run 1:
==> flow/design.v <==
module sin_h(
    input signed [15:0] r_in,
    output signed [15:0] r_out
    );
     wire signed [15:0] a,b,c,d;
     assign a = r_in + (r_in >>> 2);
     assign b = (a >>> 4)+(r_in >>> 6);
     assign c = b+a; 
     assign d = (c >>> 5)+(r_in);
     assign r_out = d >>>1;     
endmodule
module cos_h(
    input signed [15:0] r,
    output signed [15:0] r_o
    );
    wire signed [15:0] a,b,c,d;
  assign a = r + (r >>> 2);
  assign b = r + (a >>> 2);
  assign c = b >>> 9;
  assign d = r + (r >>> 3);
  assign r_o = c+d;
endmodule
module sinh_23(
    input signed [15:0] rin,
    input S,
    output signed [15:0] rout
    );
     wire signed [15:0] a,b,c,d,e;
     assign a = (rin >>> 4)+ rin;
     assign b = rin + (rin >>> 9);
     assign c = b + (a >>> 7);
     assign d = c >>> 2;
     assign e = b >>> 3;
     assign rout = S? d:e;
endmodule
module cosh_23(
    input signed [15:0] ri,
    input sel,
    output signed [15:0] ro
    );
    wire signed [15:0] a,b,c,d;
    assign a = ri >>>7;
    assign b = (ri >>> 8)+ ri;
    assign c = b >>> 5;
    assign d = sel? c:b;
    assign ro = d + ri;
endmodule
module sinh_45(
    input signed [15:0] rin,
    input s,
    output signed [15:0] rout    
    );
    wire signed [15:0] a,b,c;
    assign a = rin >>> 4;
    assign b = rin >>> 5;
    assign c = s? a:b;
    assign rout = c;
endmodule
module cosh_45(
    input signed [15:0] rin,
    input s,
    output signed [15:0] rout    
    );
    wire signed [15:0] a,b,c;
    assign a = rin >>> 11;
    assign b = rin >>> 9;
    assign c = s? b:a;
    assign rout = rin + c;
endmodule
module stage_1(
    input signed [15:0] x_in,
    input signed [15:0] y_in,
    input signed [15:0] ang_in,
    input clk,
    input reset,
    output reg signed [15:0] x_out,
    output reg signed [15:0] y_out,
    output reg signed [15:0] ang_out
    );
    wire signed [15:0] p,q,u,v,abs_theta;
    assign abs_theta = ang_in[15] ? (~ang_in + 1'b1) : ang_in;
    reg signed [15:0] r,s,w,x,z,k; 
    sin_h S1(.r_in(y_in), .r_out(q));
    sin_h S2(.r_in(x_in), .r_out(u));
    cos_h C1(.r(x_in), .r_o(p));
    cos_h C2(.r(y_in), .r_o(v));
    always @(posedge clk, posedge reset)
    begin
    if(reset)
      begin
      x_out <= 16'b0000000000000000;
      y_out <= 16'b0000000000000000;
      ang_out <= 16'b0000000000000000;
      end
    else
    begin
      if (abs_theta <= 16'b0001000000000000)
         begin
         x_out <= x_in;
         y_out <= y_in;
         ang_out <= ang_in;
         end
      else 
         begin
         case(ang_in[15])
         1'b0: begin 
              x_out <= p+q; 
              y_out <= u+v; 
              ang_out <= ang_in - 16'b0010000000000000; 
              end
         1'b1: begin 
              x_out <= p-q; 
              y_out <= v-u; 
              ang_out <= ang_in + 16'b0010000000000000; 
              end
          endcase
         end
  end
end
endmodule
module stage_23(
    input signed [15:0] x_pr,
    input signed [15:0] y_pr,
    input signed [15:0] ang_pr,
    input clk,
    input reset,
    output reg signed [15:0] sx2_op,
    output reg signed [15:0] sy2_op,
    output reg signed [15:0] sa2_op
    );
  wire signed [15:0] abs_theta,o1,o2,o3,o4,w1,w2,w3,w4;
  assign abs_theta = ang_pr[15] ? (~ang_pr + 1'b1) : ang_pr;
  wire sel23;
  assign sel23 = (abs_theta > 16'b0000110000000000)?1'b1:1'b0;
  sinh_23 S1(.rin(x_pr),.S(sel23),.rout(o1));
  sinh_23 S2(.rin(y_pr),.S(sel23),.rout(o2));
  cosh_23 C1(.ri(x_pr),.sel(sel23),.ro(o3));
  cosh_23 C2(.ri(y_pr),.sel(sel23),.ro(o4)); 
always @(posedge clk, posedge reset)
begin
  if(reset)
      begin
      sx2_op <= 16'b0000000000000000;
      sy2_op<= 16'b0000000000000000;
      sa2_op <= 16'b0000000000000000;
      end
  else 
     begin
     if (abs_theta > 16'b0000110000000000 | abs_theta <= 16'b0000010000000000)
      begin
      sx2_op <= x_pr;
      sy2_op <= y_pr;
      sa2_op <= ang_pr;
      end
  else
      begin
         if(ang_pr[15])
          begin
          sx2_op <= o3 - o2;
          sy2_op <= o4 - o1;
          sa2_op <= sel23? (ang_pr + 16'b0001000000000000) : (ang_pr + 16'b0000100000000000);
          end
         else
          begin
          sx2_op <= o3 + o2;
          sy2_op <= o4 + o1;
          sa2_op <= sel23? (ang_pr - 16'b0001000000000000) : (ang_pr - 16'b0000100000000000);
          end
      end 
    end
end
endmodule  
module stage_45(
    input signed [15:0] sx2_op,
    input signed [15:0] sy2_op,
    input signed [15:0] sa2_op,
    input clk,
    input reset,
    output reg signed [15:0] x_nxt,
    output reg signed [15:0] y_nxt,
    output reg signed [15:0] ang_nxt
    );
    wire signed [15:0] o5,o6,o7,o8,w5,w6,w7,w8,abs_theta2;
    wire sel45;
    assign abs_theta2 = sa2_op[15] ? (~sa2_op + 1'b1) : sa2_op;
    assign sel45 = (abs_theta2 > 16'b0000001100000000)? 1'b1:1'b0;
sinh_45 S3(.rin(sx2_op),.s(sel45),.rout(o5));
sinh_45 S4(.rin(sy2_op),.s(sel45),.rout(o6));
cosh_45 C3(.rin(sx2_op),.s(sel45),.rout(o7));
cosh_45 C4(.rin(sy2_op),.s(sel45),.rout(o8));
always @(posedge clk, posedge reset)
begin
   if(reset)
      begin
      x_nxt <= 16'b0000000000000000;
      y_nxt <= 16'b0000000000000000;
      ang_nxt <= 16'b0000000000000000;
      end
   else
      begin
         if(abs_theta2 <= 16'b0000000100000000)
             begin
             x_nxt <= sx2_op;
             y_nxt <= sy2_op;
             ang_nxt <= sa2_op;
             end 
         else
             begin
             if(sa2_op[15])
                begin
                x_nxt <= o7 - o5;
                y_nxt <= o8 - o6;
                ang_nxt <= sel45? (sa2_op + 16'b0000010000000000) : (sa2_op + 16'b0000001000000000);
                end
             else
                begin
                x_nxt <= o7 + o5;
                y_nxt <= o8 + o6;
                ang_nxt <= sel45? (sa2_op - 16'b0000010000000000) : (sa2_op - 16'b0000001000000000);
                end
             end
      end
end
endmodule
module last_stage(
    input signed [15:0] x3,
    input signed [15:0] y3,
    input signed [15:0] ang3,
    input clk,
    input reset,
    output reg signed [15:0] xf,
    output reg signed [15:0] yf
    );
    wire signed [15:0] abs_theta,w1,w2,w3,w4,w5,w6;
    assign abs_theta = ang3[15] ? (~ang3 + 1'b1) : ang3;
    wire [3:0] k;
    assign k = abs_theta[15:12] + abs_theta[11];
    assign w1 = y3 >>> 9;
    assign w2 = x3 >>> 9;
    assign w3 = k*w1;
    assign w4 = k*w2;
    always @(posedge clk, posedge reset)
    begin
       if (reset)
         begin
         xf <= 16'b0000000000000000;
         yf <= 16'b0000000000000000;
         end
       else 
          begin
               if (ang3[15])
                 begin
                 xf <= x3 + w3;
                 yf <= y3 + w4;
                 end
               else 
                 begin
                 xf <= x3 - w3;
                 yf <= y3 - w4;
                 end
          end
    end
endmodule
`timescale 1ns / 100ps
module cordic_2taylor (
input clk,
input reset,
input signed [15:0] ang,
input signed [15:0] xin,
input signed [15:0] yin,
output signed [15:0] Xout,
output signed [15:0] Yout);
wire signed [15:0] x1, y1, theta1;           
wire signed [15:0] x2, y2, theta2;           
wire signed [15:0] x3, y3, theta3;           
    stage_1 S1(xin,yin,ang,clk,reset,x1,y1,theta1);
    stage_23 S2(x1,y1,theta1,clk,reset,x2,y2,theta2);
    stage_45 S3(x2,y2,theta2,clk,reset,x3,y3,theta3);
    last_stage S4(x3,y3,theta3,clk,reset,Xout,Yout);
endmodule
==> flow/config.mk <==
export PLATFORM = sky130hd
export DESIGN_NAME = cordic_2taylor
export DESIGN_NICKNAME = cordic_2taylor
export VERILOG_FILES = /design/flow/design.v
export SDC_FILE = /design/flow/constraint.sdc
export NUM_CORES = 4
export LEC_CHECK = 0
export CAP_MARGIN = 30
export CELL_PAD_IN_SITES_GLOBAL_PLACEMENT = 2
export CORE_ASPECT_RATIO = 0.53
export CORE_MARGIN = 9
export CORE_UTILIZATION = 42
export CTS_CLUSTER_DIAMETER = 21
export CTS_CLUSTER_SIZE = 61
export GPL_ROUTABILITY_DRIVEN = 1
export GPL_TIMING_DRIVEN = 0
export MAX_ROUTING_LAYER = met4
export MIN_ROUTING_LAYER = met2
export SETUP_SLACK_MARGIN = 0.72
export SLEW_MARGIN = 40
==> flow/constraint.sdc <==
create_clock -name core_clock -period 14.8 [get_ports {clk}]
set_input_delay 2.9600 -clock core_clock [delete_from_list [all_inputs] [get_ports {clk}]]
set_output_delay 2.9600 -clock core_clock [all_outputs]
set_load 0.01 [all_outputs]
run.sh (not shown) runs the stock make flow with config.mk's settings and CLKGATE_MAP_FILE=.
As the logs show, run 1 stopped at global routing (5_1_grt) after a tool error, so it never reached the end of the flow.
Edits applied to the flow inputs when going from run 1 to run 2:
- CELL_PAD_IN_SITES_GLOBAL_PLACEMENT: 2 -> unset
- GPL_TIMING_DRIVEN: 0 -> unset
- CAP_MARGIN: 30 -> 20
- GPL_ROUTABILITY_DRIVEN: 1 -> unset
- MAX_ROUTING_LAYER: met4 -> unset
- SETUP_SLACK_MARGIN: 0.72 -> unset
- MIN_ROUTING_LAYER: met2 -> unset
- CTS_CLUSTER_DIAMETER: 21 -> unset
- CTS_CLUSTER_SIZE: 61 -> unset
- CORE_MARGIN: 9 -> 2
- CORE_UTILIZATION: 42 -> 40
- CORE_ASPECT_RATIO: 0.53 -> unset
- SLEW_MARGIN: 40 -> 20
- the clock period (ns, I/O delays scaled along): 14.8 -> 9.78
==> results <==
FAIL: run 1; every other run in run 2 and run 1 is clean
Tool error GRT-0116 stopped run 1 during global routing (5_1_grt); no final results.
On placed cell area: run 2 sits above run 1.
Die area for run 2 is lower than for run 1.
Compare run 2 and run 1 | last weighted congestion value of the routability-driven placer lower: run 2
Comparing run 1 against run 2, there is no change at all in combined area of all synthesized cells.
| post-synthesis sequential element count | run 1 vs run 2 | ≈ equal |
Compared with run 1, run 2 shows number of rows in the core area that has gone up by more than a quarter.
Instance count after placement with tap cells included up 363 in run 2 wrt run 1
Between run 2 and run 1, the difference in synthesized cell count is negligible.
Going from run 1 to run 2, the core utilization before placement was found to have gone down by 2.5 points.
--- input diff run 2..run 3 ---
- changing CORE_UTILIZATION from 40 to 68
- changing the clock period (ns, I/O delays scaled along) from 9.78 to 7.82
## What came out
- Run 3 and run 2: one clean run, run 2; the rest did not finish clean.
- A launch point of the worst path of xin[4] is what run 3 shows, while xin[5] belongs to run 2.
- The run showing the smaller buffer count from post-CTS setup fixing is run 2.
- In the reports for run 3 and run 2, the larger first-iteration DRC count belongs to run 3.
- A slowest cell on the critical path of or4_4 is what run 2 shows, while o31ai_4 belongs to run 3.
- Measured against each other, run 3 and run 2 differ in number of optimization iterations in the first detailed-route pass, the higher figure coming from run 3.

## exp/raven
RTL: the design.v shown in full above, as it stands there.
clock: 10.0 ns
lec_check: 0
abc_area: 1
cap_margin: 25
core_margin: 2
core_utilization: 22
cts_cluster_diameter: 338
cts_cluster_size: 100
hold_slack_margin: -0.07
place_density: 0.91
setup_slack_margin: -0.97
slew_margin: 0
### exp/raven -> exp/indigo
Settings: CTS_CLUSTER_DIAMETER changed from 338 to 328; SLEW_MARGIN changed from 0 to 20; CAP_MARGIN changed from 25 to 20; CORE_UTILIZATION changed from 22 to 58; TNS_END_PERCENT newly set to 45; CTS_CLUSTER_SIZE changed from 100 to 98; SETUP_SLACK_MARGIN changed from -0.97 to -0.61; PLACE_DENSITY changed from 0.91 to 0.42; HOLD_SLACK_MARGIN removed (was -0.07).
## What came out
- Floorplan row count shrinks by more than a quarter when moving from exp/raven to exp/indigo.
- More vias were needed by exp/raven than by exp/indigo.
- exp/raven → exp/indigo: count of plain and timing-repair buffers climbed 18%, aggregate routed wire length dropped 3.9%, peak per-stage delay on the critical path climbed 30 ps, hold slack dropped 3.4 ps.
- The higher met3 track demand over resource in global routing came out of exp/indigo.
- Delta (exp/indigo minus exp/raven): routed length per placed instance increased by about 17% relative to the old numbers; sequential share of layout area increased by 0.48 points relative to the old numbers.
Setup changes, exp/indigo to exp/amber
Settings: CORE_UTILIZATION changed from 58 to 65; PLACE_DENSITY removed (was 0.42); SETUP_SLACK_MARGIN removed (was -0.61); CTS_CLUSTER_SIZE removed (was 98); ABC_AREA removed (was 1); CTS_CLUSTER_DIAMETER removed (was 328); TNS_END_PERCENT removed (was 45); the clock period (ns, I/O delays scaled along) changed from 10.0 to 11.7.
--- outcome ---
- [compare] base=exp/indigo new=exp/amber: slack of the critical path went up by 220 ps; sequential share of layout area stayed essentially flat; critical path depth saw a decrease; core utilization rose by 6.9 points.
Edits applied to the flow inputs when going from exp/amber to exp/garnet:
Settings: swapping 65 for 58 in CORE_UTILIZATION; swapping 11.7 for 5.43 in the clock period (ns, I/O delays scaled along).
### Flow results
The flow ran to completion for all of exp/amber and exp/garnet but exp/garnet, which stopped partway.
The flow ended early for exp/garnet: it failed with a tool error in global routing.
From exp/amber to exp/garnet the numbers moved as follows: synthesis area per yosys ~0 delta; overall die height grew by about 6%.
The overall die area number comes out lower for exp/amber vs exp/garnet.
Compared with exp/amber, in exp/garnet HPWL after detailed placement went up about 30%; post-synthesis cell count from yosys roughly the same.
Diff exp/amber..exp/garnet | number of cells produced by synthesis | unchanged
Input changes introduced in exp/pepper (baseline for comparison: exp/garnet):
Settings: putting SETUP_SLACK_MARGIN at -0.71 where nothing was set; swapping 58 for 72 in CORE_UTILIZATION; putting PLACE_DENSITY at 0.65 where nothing was set; swapping 5.43 for 7.15 in the clock period (ns, I/O delays scaled along).
==> comparison <==
- exp/pepper and exp/garnet ended up with nearly the same post-synthesis chip area from yosys.
- Diff exp/garnet -> exp/pepper | placed wire-length estimate after detailed placement | decrease of 8.8 mm
- Summary of exp/pepper over exp/garnet: area of the core lower, worst setup timing slack at the placement stage went up by 1300 ps, die outline width -about 10%, fraction of the core area occupied by cells at floorplan moved up, instance count after placement with tap cells included has decreased.
- The log for exp/pepper ends in global routing with error GRT-0232, so the run never completed.
- Diff exp/garnet -> exp/pepper: die size went down by about 20%, instance area at placement shrank by 6600 sq um.
Relative to exp/pepper, the following input files were edited for exp/violet:
Settings: a deleted PLACE_DENSITY that had been 0.65; a change of CORE_UTILIZATION from 72 to 66; a deleted SETUP_SLACK_MARGIN that had been -0.71; a change of the clock period (ns, I/O delays scaled along) from 7.15 to 8.35.
--- outcome ---
- Looking at detailed placer's ending HPWL across both flows, exp/violet is the stronger of the two, with exp/pepper trailing.
- Pre-CTS worst setup slack ends up lower on exp/pepper.
- Re synthesized cell count: no difference whatsoever between exp/pepper and exp/violet.
- Area fraction in and, or, nand and nor cells delta (exp/violet -> exp/pepper): insignificant
- Compared with exp/pepper, exp/violet shows a starting density of the core that is 6.6 points lower.
- exp/violet vs exp/pepper: routability congestion estimate down in exp/violet
- Looking only at floorplan die width, and setting everything else aside, the lower value of exp/violet and exp/pepper goes to exp/pepper.
- Relative to exp/pepper, vertical extent of the die increased by 4.4% in exp/violet.
- Diff exp/violet..exp/pepper | area after synthesis | unchanged
- The flow for exp/violet finished, though final verification flagged setup timing.
- Sort exp/violet and exp/pepper by die area, descending, and exp/violet comes first.

Starts from the design.v that is shown in full above.
clock: 14.8 ns
lec_check: 0
abc_area: 1
cap_margin: 30
cell_pad_in_sites_global_placement: 3
core_aspect_ratio: 0.53
core_margin: 7
core_utilization: 42
cts_cluster_diameter: 21
cts_cluster_size: 91
gpl_routability_driven: 1
gpl_timing_driven: 0
max_routing_layer: met4
min_routing_layer: met2
place_density_lb_addon: 0.23
setup_slack_margin: 0.72
slew_margin: 40
The baseline aborted during 3_1_place_gp_skip_io.
Next try:
==> flow/config.mk (replaced) <==
export PLATFORM = sky130hd
export DESIGN_NAME = cordic_2taylor
export DESIGN_NICKNAME = cordic_2taylor
export VERILOG_FILES = /design/flow/design.v
export SDC_FILE = /design/flow/constraint.sdc
export NUM_CORES = 4
export LEC_CHECK = 0
export CAP_MARGIN = 0
export CORE_MARGIN = 2
export CORE_UTILIZATION = 40
export GPL_TIMING_DRIVEN = 0
export SLEW_MARGIN = 20
==> flow/constraint.sdc (replaced) <==
create_clock -name core_clock -period 10.0 [get_ports {clk}]
set_input_delay 2.0000 -clock core_clock [delete_from_list [all_inputs] [get_ports {clk}]]
set_output_delay 2.0000 -clock core_clock [all_outputs]
set_load 0.01 [all_outputs]
=>
- With this change the flow went through all stages and came out clean
- area after synthesis increases by about 2.6%
- die area barely changes
- synthesized cell count drops by 8.9%
Next try:
--- a/flow/config.mk
+++ b/flow/config.mk
@@ -8 +8,2 @@
-export CAP_MARGIN = 0
+export CAP_MARGIN = 20
+export CELL_PAD_IN_SITES_DETAIL_PLACEMENT = 2
@@ -11 +12,3 @@
-export GPL_TIMING_DRIVEN = 0
+export GPL_ROUTABILITY_DRIVEN = 0
+export MAX_ROUTING_LAYER = met4
+export MIN_ROUTING_LAYER = met2
@@ -12,0 +16 @@
+export TNS_END_PERCENT = 85
- With this change the flow died in 5_1_grt
- area after synthesis is unchanged
- synthesized cell count stays the same
- die size is unchanged
Next try:
==> flow/config.mk (replaced) <==
export PLATFORM = sky130hd
export DESIGN_NAME = cordic_2taylor
export DESIGN_NICKNAME = cordic_2taylor
export VERILOG_FILES = /design/flow/design.v
export SDC_FILE = /design/flow/constraint.sdc
export NUM_CORES = 4
export LEC_CHECK = 0
export ABC_AREA = 1
export CAP_MARGIN = 20
export CORE_MARGIN = 2
export CORE_UTILIZATION = 70
export CTS_CLUSTER_DIAMETER = 328
export CTS_CLUSTER_SIZE = 15
export PLACE_DENSITY = 0.42
export SETUP_SLACK_MARGIN = -0.61
export SLEW_MARGIN = 20
export TNS_END_PERCENT = 45
Now the flow finished clean. Die size came out lower by 44%. Synthesized area falls by 2.5%. Synthesized cell count rose by 9.8%.
Next try:
--- a/flow/config.mk
+++ b/flow/config.mk
@@ -10,6 +10,6 @@
-export CORE_MARGIN = 2
-export CORE_UTILIZATION = 70
-export CTS_CLUSTER_DIAMETER = 328
-export CTS_CLUSTER_SIZE = 15
-export PLACE_DENSITY = 0.42
-export SETUP_SLACK_MARGIN = -0.61
+export CELL_PAD_IN_SITES_DETAIL_PLACEMENT = 2
+export CORE_MARGIN = 3
+export CORE_UTILIZATION = 40
+export GPL_ROUTABILITY_DRIVEN = 0
+export MAX_ROUTING_LAYER = met4
+export MIN_ROUTING_LAYER = met2
@@ -17 +17 @@
-export TNS_END_PERCENT = 45
+export TNS_END_PERCENT = 60
Outcome: This time the run stopped in 5_1_grt on GRT-0116. Synthesized cell count stays the same. Area after synthesis stays the same. Die area rises by 76%.
Next try:
==> flow/config.mk (replaced) <==
export PLATFORM = sky130hd
export DESIGN_NAME = cordic_2taylor
export DESIGN_NICKNAME = cordic_2taylor
export VERILOG_FILES = /design/flow/design.v
export SDC_FILE = /design/flow/constraint.sdc
export NUM_CORES = 4
export LEC_CHECK = 0
export ABC_AREA = 1
export CAP_MARGIN = 0
export CORE_MARGIN = 2
export CORE_UTILIZATION = 40
export CTS_CLUSTER_DIAMETER = 338
export CTS_CLUSTER_SIZE = 43
export HOLD_SLACK_MARGIN = -0.07
export PLACE_DENSITY_LB_ADDON = 0.02
export SETUP_SLACK_MARGIN = -0.97
export SLEW_MARGIN = 0
=> Now the flow completed with no timing, DRC or antenna violations. Die area came out lower by 1.4%. Area after synthesis stays the same. Synthesized cell count is unchanged.
